==> inputs of v18 <==
==> flow/design.v <==
module TM_ALU (
    input  wire        clk,
    input  wire        reset,
    input  wire [7:0]  AvgTxLen,
    input  wire [7:0]  InstExed,
    input  wire [7:0]  CurTxLen,
    output wire [7:0]  AvgTxLen_new,
    output wire [7:0]  InstExed_new
);
    reg [15:0] mac_result;  
    reg [7:0]  inc_result;
    reg [15:0] mac_reg;     
    reg [7:0]  inc_reg;      
    reg [7:0]  AvgTxLen_reg;  
    always @(posedge clk) begin
        if (reset) begin
            mac_reg      <= 0;
            inc_reg      <= 0;
            AvgTxLen_reg <= 0;
        end else begin
            mac_result     <= AvgTxLen * InstExed;
            mac_reg      <= mac_result + CurTxLen;
            inc_result     <= InstExed + 1;
            inc_reg      <= inc_result;
            AvgTxLen_reg <= AvgTxLen;  
        end
    end
    reg [7:0] AvgTxLen_new_reg;
    always @(posedge clk) begin
        if (reset) begin
            AvgTxLen_new_reg <= 0;
        end else begin
            if (inc_reg == 0) begin  
                AvgTxLen_new_reg <= 0;
            end else begin
                AvgTxLen_new_reg <= mac_reg / inc_reg;
            end
        end
    end
    assign AvgTxLen_new  = AvgTxLen_new_reg;
    assign InstExed_new = (reset) ? 8'b0 : AvgTxLen_reg;  
endmodule
==> flow/run.sh <==
#!/bin/bash
# the make line also repeats each setting of config.mk as NAME=value (left out here)
make -C /OpenROAD-flow-scripts/flow DESIGN_CONFIG=/design/flow/config.mk WORK_HOME=/design/flow/orfs CLKGATE_MAP_FILE= finish
==> flow/config.mk <==
export PLATFORM = sky130hd
export DESIGN_NAME = TM_ALU
export DESIGN_NICKNAME = TM_ALU
export VERILOG_FILES = /design/flow/design.v
export SDC_FILE = /design/flow/constraint.sdc
export NUM_CORES = 4
export LEC_CHECK = 0
export CAP_MARGIN = 20
export CORE_MARGIN = 5
export CORE_UTILIZATION = 31
export GPL_TIMING_DRIVEN = 0
export MAX_ROUTING_LAYER = met4
export PLACE_DENSITY = 0.64
export SETUP_SLACK_MARGIN = 1.07
export SLEW_MARGIN = 20
export TNS_END_PERCENT = 75
==> flow/constraint.sdc <==
create_clock -name core_clock -period 51.9 [get_ports {clk}]
set_input_delay 10.3800 -clock core_clock [delete_from_list [all_inputs] [get_ports {clk}]]
set_output_delay 10.3800 -clock core_clock [all_outputs]
set_load 0.01 [all_outputs]
==> v27 (differences from v18) <==
==> flow/config.mk (replaced) <==
export PLATFORM = sky130hd
export DESIGN_NAME = TM_ALU
export DESIGN_NICKNAME = TM_ALU
export VERILOG_FILES = /design/flow/design.v
export SDC_FILE = /design/flow/constraint.sdc
export NUM_CORES = 4
export LEC_CHECK = 0
export CAP_MARGIN = 20
export CORE_MARGIN = 2
export CORE_UTILIZATION = 58
export SLEW_MARGIN = 20
==> flow/constraint.sdc (replaced) <==
create_clock -name core_clock -period 16.2 [get_ports {clk}]
set_input_delay 3.2400 -clock core_clock [delete_from_list [all_inputs] [get_ports {clk}]]
set_output_delay 3.2400 -clock core_clock [all_outputs]
set_load 0.01 [all_outputs]
==> v8 (differences from v18) <==
==> flow/config.mk (replaced) <==
export PLATFORM = sky130hd
export DESIGN_NAME = TM_ALU
export DESIGN_NICKNAME = TM_ALU
export VERILOG_FILES = /design/flow/design.v
export SDC_FILE = /design/flow/constraint.sdc
export NUM_CORES = 4
export LEC_CHECK = 0
export CAP_MARGIN = 20
export CORE_MARGIN = 2
export CORE_UTILIZATION = 66
export SETUP_SLACK_MARGIN = -1.87
export SLEW_MARGIN = 20
==> flow/constraint.sdc (replaced) <==
create_clock -name core_clock -period 24.3 [get_ports {clk}]
set_input_delay 4.8600 -clock core_clock [delete_from_list [all_inputs] [get_ports {clk}]]
set_output_delay 4.8600 -clock core_clock [all_outputs]
set_load 0.01 [all_outputs]
==> results <==
- v18 completed without violations. v8 aborted during 5_1_grt. v27 died in 5_1_grt, error GRT-0232.
- The highest die area belongs to v18, the lowest to v8.
- Area after synthesis is the same in v18 and v8.
- Synthesized cell count is the same in v18 and v27.

* * *

==> maple: inputs <==
Starts from the design.v that is shown in full above.
make LEC_CHECK=0 ABC_AREA=1 CAP_MARGIN=20 CORE_MARGIN=2 CORE_UTILIZATION=72 CTS_CLUSTER_DIAMETER=191 PLACE_DENSITY=0.65 SETUP_SLACK_MARGIN=-2.0 SLEW_MARGIN=20 finish   # period 23.6 ns
run.sh (not shown) runs the stock make flow with config.mk's settings and CLKGATE_MAP_FILE=.
==> amber (differences from maple) <==
--- a/flow/config.mk
+++ b/flow/config.mk
@@ -8,8 +8,8 @@
 export ABC_AREA = 1
 export CAP_MARGIN = 20
 export CORE_MARGIN = 2
-export CORE_UTILIZATION = 72
-export CTS_CLUSTER_DIAMETER = 191
-export PLACE_DENSITY = 0.65
-export SETUP_SLACK_MARGIN = -2.0
+export CORE_UTILIZATION = 68
+export CTS_CLUSTER_DIAMETER = 263
+export CTS_CLUSTER_SIZE = 74
 export SLEW_MARGIN = 20
+export TNS_END_PERCENT = 5
==> flow/constraint.sdc (replaced) <==
create_clock -name core_clock -period 21.3 [get_ports {clk}]
set_input_delay 4.2600 -clock core_clock [delete_from_list [all_inputs] [get_ports {clk}]]
set_output_delay 4.2600 -clock core_clock [all_outputs]
set_load 0.01 [all_outputs]
==> willow (differences from maple) <==
==> flow/config.mk (replaced) <==
export PLATFORM = sky130hd
export DESIGN_NAME = TM_ALU
export DESIGN_NICKNAME = TM_ALU
export VERILOG_FILES = /design/flow/design.v
export SDC_FILE = /design/flow/constraint.sdc
export NUM_CORES = 4
export LEC_CHECK = 0
export CAP_MARGIN = 20
export CORE_MARGIN = 2
export CORE_UTILIZATION = 71
export CTS_CLUSTER_DIAMETER = 37
export CTS_CLUSTER_SIZE = 22
export HOLD_SLACK_MARGIN = 0.29
export SETUP_SLACK_MARGIN = 4.06
export SLEW_MARGIN = 20
==> flow/constraint.sdc (replaced) <==
create_clock -name core_clock -period 16.3 [get_ports {clk}]
set_input_delay 3.2600 -clock core_clock [delete_from_list [all_inputs] [get_ports {clk}]]
set_output_delay 3.2600 -clock core_clock [all_outputs]
set_load 0.01 [all_outputs]
==> comparison <==
willow never finished: it broke off in 3_5_place_dp (DPL-0033). amber did not get past 5_1_grt, error GRT-0232. maple never finished: it broke off in 4_1_cts.
Between willow and amber, the lower synthesized cell count is in willow (gap 21%, measured against amber).
Between willow and amber, the lower synthesized area is in willow (gap about 2.7%, measured against amber).
Die area: willow is smaller than amber (6.6%).
==> figures <==
X dimension of the die: maple 122 um; amber 125 um; willow 121 um
Adder-Cell Fraction of Synth Area: maple 0.258; amber 0.258; willow 0.266
Area of the core region: maple 13300 sq um; amber 14400 sq um; willow 13300 sq um
Mux share: maple 0; amber 0; willow 0.0460
Synthesized netlist net count: maple 1676; amber 1676; willow 1370
Inst Count DP: maple 1897; amber 1943; willow -
Effective utilization at floorplan: maple 0.746; amber 0.690; willow 0.728
Compound-cell area share of the yosys netlist: maple 0.114; amber 0.114; willow 0.211
Post-Synth XOR/XNOR Area: maple 0.0607; amber 0.0607; willow 0.0561
Standard cell area after detailed placement: maple 12300 sq um; amber 12800 sq um; willow -
Cell Type Count: maple 54; amber 54; willow 86
Chip Area: maple 14800 sq um; amber 15600 sq um; willow 14600 sq um
Global placer's final weighted congestion: maple 0.884; amber 0.884; willow 0.942
Outcome: maple stopped before the end; amber stopped before the end; willow stopped before the end
Failing step: maple 4_1_cts; amber 5_1_grt; willow 3_5_place_dp
Fraction of the mapped netlist area in simple logic gates: maple 0.288; amber 0.288; willow 0.210
Area of the synthesized netlist per yosys stat: maple 9950 sq um; amber 9950 sq um; willow 9680 sq um
Top cell type by instance count after synthesis: maple sky130_fd_sc_hd__nand2_1; amber sky130_fd_sc_hd__nand2_1; willow sky130_fd_sc_hd__ha_1
Number of rows created at floorplan: maple 42; amber 44; willow 42
Avg Synthesized Cell Area: maple 6.78 sq um; amber 6.78 sq um; willow 8.34 sq um
Estimated wirelength of the detail-placed design: maple 24700 um; amber 22600 um; willow -

* * *

==> trial 44: inputs <==
RTL: the design.v shown in full above, as it stands there.
Settings: LEC_CHECK=0, ABC_AREA=1, CAP_MARGIN=20, CORE_MARGIN=5, CORE_UTILIZATION=66, CTS_CLUSTER_SIZE=100, HOLD_SLACK_MARGIN=0.06, SETUP_SLACK_MARGIN=-2.0, SLEW_MARGIN=20; clock period 30.0 ns.
==> inputs of build 60, as changes to trial 44 <==
CORE_MARGIN = 2   (was 5)
CORE_UTILIZATION = 72   (was 66)
CTS_CLUSTER_SIZE = not set   (was 100)
HOLD_SLACK_MARGIN = not set   (was 0.06)
PLACE_DENSITY = 0.82   (was not set)
SETUP_SLACK_MARGIN = not set   (was -2.0)
==> flow/constraint.sdc (replaced) <==
create_clock -name core_clock -period 14.3 [get_ports {clk}]
set_input_delay 2.8600 -clock core_clock [delete_from_list [all_inputs] [get_ports {clk}]]
set_output_delay 2.8600 -clock core_clock [all_outputs]
set_load 0.01 [all_outputs]
==> results <==
Trial 44 ran to the end with no violations. Build 60 did not get past clock tree synthesis (4_1_cts) (DPL-0038).
In build 60 the die size is smaller than in trial 44, by about 16%.
Area after synthesis is the same in trial 44 and build 60.
Synthesized cell count is the same in trial 44 and build 60.

* * *

==> v14 <==
Starts from the design.v that is shown in full above.
Settings: LEC_CHECK=0, CAP_MARGIN=20, CELL_PAD_IN_SITES_GLOBAL_PLACEMENT=2, CORE_MARGIN=5, CORE_UTILIZATION=67, CTS_CLUSTER_DIAMETER=322, GPL_TIMING_DRIVEN=1, MAX_ROUTING_LAYER=met4, MIN_ROUTING_LAYER=met2, PLACE_DENSITY=0.64, SETUP_SLACK_MARGIN=1.07, SLEW_MARGIN=20, TNS_END_PERCENT=15; clock period 51.9 ns.
==> inputs of v3, as changes to v14 <==
ABC_AREA = 1   (was default)
CAP_MARGIN = 0   (was 20)
CELL_PAD_IN_SITES_GLOBAL_PLACEMENT = default   (was 2)
CORE_UTILIZATION = 70   (was 67)
CTS_CLUSTER_DIAMETER = default   (was 322)
GPL_TIMING_DRIVEN = default   (was 1)
HOLD_SLACK_MARGIN = 0.06   (was default)
MAX_ROUTING_LAYER = default   (was met4)
MIN_ROUTING_LAYER = default   (was met2)
PLACE_DENSITY = default   (was 0.64)
SETUP_SLACK_MARGIN = -2.0   (was 1.07)
TNS_END_PERCENT = default   (was 15)
==> flow/constraint.sdc (replaced) <==
create_clock -name core_clock -period 30.0 [get_ports {clk}]
set_input_delay 6.0000 -clock core_clock [delete_from_list [all_inputs] [get_ports {clk}]]
set_output_delay 6.0000 -clock core_clock [all_outputs]
set_load 0.01 [all_outputs]
==> inputs of v25, as changes to v14 <==
CELL_PAD_IN_SITES_GLOBAL_PLACEMENT = default   (was 2)
CORE_MARGIN = 2   (was 5)
CORE_UTILIZATION = 40   (was 67)
CTS_CLUSTER_DIAMETER = default   (was 322)
GPL_TIMING_DRIVEN = default   (was 1)
MAX_ROUTING_LAYER = default   (was met4)
MIN_ROUTING_LAYER = default   (was met2)
PLACE_DENSITY = default   (was 0.64)
SETUP_SLACK_MARGIN = default   (was 1.07)
TNS_END_PERCENT = default   (was 15)
==> flow/constraint.sdc (replaced) <==
create_clock -name core_clock -period 29.0 [get_ports {clk}]
set_input_delay 5.8000 -clock core_clock [delete_from_list [all_inputs] [get_ports {clk}]]
set_output_delay 5.8000 -clock core_clock [all_outputs]
set_load 0.01 [all_outputs]
==> results <==
metric                                                             v25                           v14          v3
CP endpoint kind                                             flip-flop                             -   flip-flop
Worst-case clock skew                                        0.0157 ns                             -  0.00934 ns
Total count of hold-check failures in the final report               0                             -           0
First-pass GRT wire length                                    41600 µm                             -    37300 µm
Final core utilization                                           0.499                             -       0.770
Area fraction in mux cells                                      0.0460                        0.0460           0
Total buffers and inverters traversed by the critical path           8                             -          31
Nonclk buf count                                                   122                             -          45
# IOs                                                               42                             -          42
Worst r2r src                                               inc_reg[6]                             -  inc_reg[0]
Length of routed met3 wiring                                   1010 µm                             -      869 µm
Status                                        timing/DRC/antenna clean     aborted with a tool error  timing/DRC/antenna clean
Failing step                                                         -  global placement without I/O           -
Non-clock buffer contribution to total cell area                0.0874                             -      0.0411

* * *

==> 09-25: inputs <==
Starts from the design.v that is shown in full above.
Settings: LEC_CHECK=0, ABC_AREA=1, CAP_MARGIN=20, CORE_MARGIN=5, CORE_UTILIZATION=67, CTS_CLUSTER_DIAMETER=333, HOLD_SLACK_MARGIN=0.06, SETUP_SLACK_MARGIN=-2.0, SLEW_MARGIN=20; clock period 30.0 ns.
==> 05-01 (differences from 09-25) <==
CORE_MARGIN = 2   (was 5)
CORE_UTILIZATION = 72   (was 67)
CTS_CLUSTER_DIAMETER = 365   (was 333)
CTS_CLUSTER_SIZE = 10   (was default)
HOLD_SLACK_MARGIN = default   (was 0.06)
SETUP_SLACK_MARGIN = default   (was -2.0)
TNS_END_PERCENT = 10   (was default)
==> flow/constraint.sdc (replaced) <==
create_clock -name core_clock -period 18.4 [get_ports {clk}]
set_input_delay 3.6800 -clock core_clock [delete_from_list [all_inputs] [get_ports {clk}]]
set_output_delay 3.6800 -clock core_clock [all_outputs]
set_load 0.01 [all_outputs]
==> results <==
09-25 passed the timing, design-rule and antenna checks. 05-01 failed in 4_1_cts. Die area: 05-01 is smaller than 09-25 (about 15%). In synthesized cell count, 09-25 and 05-01 do not differ. In synthesized area, 05-01 and 09-25 do not differ.
==> figures <==
|  | 09-25 | 05-01 |
|---|---|---|
| Post-detailed-placement half-perimeter wirelength | 17.21 mm | 29.15 mm |
| Number of rows created at floorplan | 44 | 42 |
| Number of placed I/O pins | 42 | 42 |
| Flop and latch count out of synthesis | 64 | 64 |
| Post-Place Setup Slack | 1.606 ns | -7.420 ns |
| Number of synthesized flops with an enable pin | 24 | 24 |
| Outcome | timing/DRC/antenna clean | stopped before the end |
| Last stage reached | - | 4_1_cts |
| Synth unique cells | 54 | 54 |
| Adders+Majority by Area | 0.2580 | 0.2580 |
| Width of the die | 131.9 um | 121.6 um |
| Area after detailed placement | 0.01045 mm2 | 0.01278 mm2 |
| Initial Utilization | 0.6848 | 0.7457 |
| Core area | 0.01453 mm2 | 0.01335 mm2 |
| Synth Flop Type | dfxtp_1 | dfxtp_1 |
| Number of cells in the design after placement | 1,653 | 1,939 |
| Overall chip area | 0.01739 mm2 | 0.01478 mm2 |
| Mux area share | 0 | 0 |
| Vertical die dimension | 131.9 um | 121.6 um |
| Sequential fraction of the synthesis area | 0.1529 | 0.1529 |
| Final estimated routing congestion in global placement | 0.8907 | 0.8866 |
| Portion of synthesized cell area occupied by the leading cell type | 0.1835 | 0.1835 |

* * *

==> v32 <==
Starts from the design.v that is shown in full above.
Settings: LEC_CHECK=0, ABC_AREA=0, CAP_MARGIN=5, CORE_MARGIN=2, CORE_UTILIZATION=40, CTS_CLUSTER_DIAMETER=122, CTS_CLUSTER_SIZE=98, HOLD_SLACK_MARGIN=-0.09, PLACE_DENSITY_LB_ADDON=0.01, SLEW_MARGIN=20, TNS_END_PERCENT=35; clock period 30.0 ns.
==> v30 (differences from v32) <==
Settings changed: ABC_AREA 0 to 1, CAP_MARGIN 5 to 20, CORE_UTILIZATION 40 to 72, CTS_CLUSTER_DIAMETER 122 to 242, CTS_CLUSTER_SIZE 98 to default, HOLD_SLACK_MARGIN -0.09 to default, PLACE_DENSITY from default to 0.65, PLACE_DENSITY_LB_ADDON 0.01 to default, SETUP_SLACK_MARGIN from default to -0.87, TNS_END_PERCENT 35 to default.
==> flow/constraint.sdc (replaced) <==
create_clock -name core_clock -period 27.1 [get_ports {clk}]
set_input_delay 5.4200 -clock core_clock [delete_from_list [all_inputs] [get_ports {clk}]]
set_output_delay 5.4200 -clock core_clock [all_outputs]
set_load 0.01 [all_outputs]
==> v39 (differences from v32) <==
Settings changed: ABC_AREA 0 to default, CAP_MARGIN 5 to 20, CORE_UTILIZATION 40 to 17, CTS_CLUSTER_DIAMETER 122 to default, CTS_CLUSTER_SIZE 98 to default, HOLD_SLACK_MARGIN -0.09 to default, PLACE_DENSITY_LB_ADDON 0.01 to default, TNS_END_PERCENT 35 to default.
==> flow/constraint.sdc (replaced) <==
create_clock -name core_clock -period 29.0 [get_ports {clk}]
set_input_delay 5.8000 -clock core_clock [delete_from_list [all_inputs] [get_ports {clk}]]
set_output_delay 5.8000 -clock core_clock [all_outputs]
set_load 0.01 [all_outputs]
==> comparison table <==
First-pass GRT wire length: v39 43,960 µm; v32 41,220 µm; v30 38,310 µm
Total vias in the final route: v39 9,007; v32 8,625; v30 9,385
Number of filler cells placed in the layout: v39 6,259; v32 2,309; v30 940
Remaining max-slew budget at the tightest pin: v39 0.3921; v32 0.4470; v30 0.5198
Source of the critical timing path: v39 inc_reg[6]; v32 inc_reg[6]; v30 inc_reg[0]
Clock buffer count: v39 11; v32 12; v30 13
Net count entering floorplan: v39 1,370; v32 1,370; v30 1,676
Die Y-Extent: v39 242.7 µm; v32 159.6 µm; v30 121.6 µm
Yosys chip area: v39 9683 µm²; v32 9683 µm²; v30 9953 µm²
Pre-antenna DRT Iters: v39 5; v32 5; v30 6
Number of non-clock inverters: v39 94; v32 94; v30 291
Result of the run: v39 complete, no violations; v32 complete, no violations; v30 complete, no violations
Multiplexer area fraction after synthesis: v39 0.04600; v32 0.04600; v30 0
Cell variety after synth: v39 86; v32 86; v30 54
Post-CTS resize count: v39 21; v32 6; v30 0
Final period demand of the worst path: v39 28,030 ps; v32 28,390 ps; v30 25,770 ps
Stage delay of the slowest cell on the critical path: v39 650 ps; v32 550 ps; v30 380 ps
Dominant cell type by count on the critical path: v39 o21a_1; v32 o21a_1; v30 nand2_1
Setup Fix Bufs, Post-CTS: v39 5; v32 0; v30 0
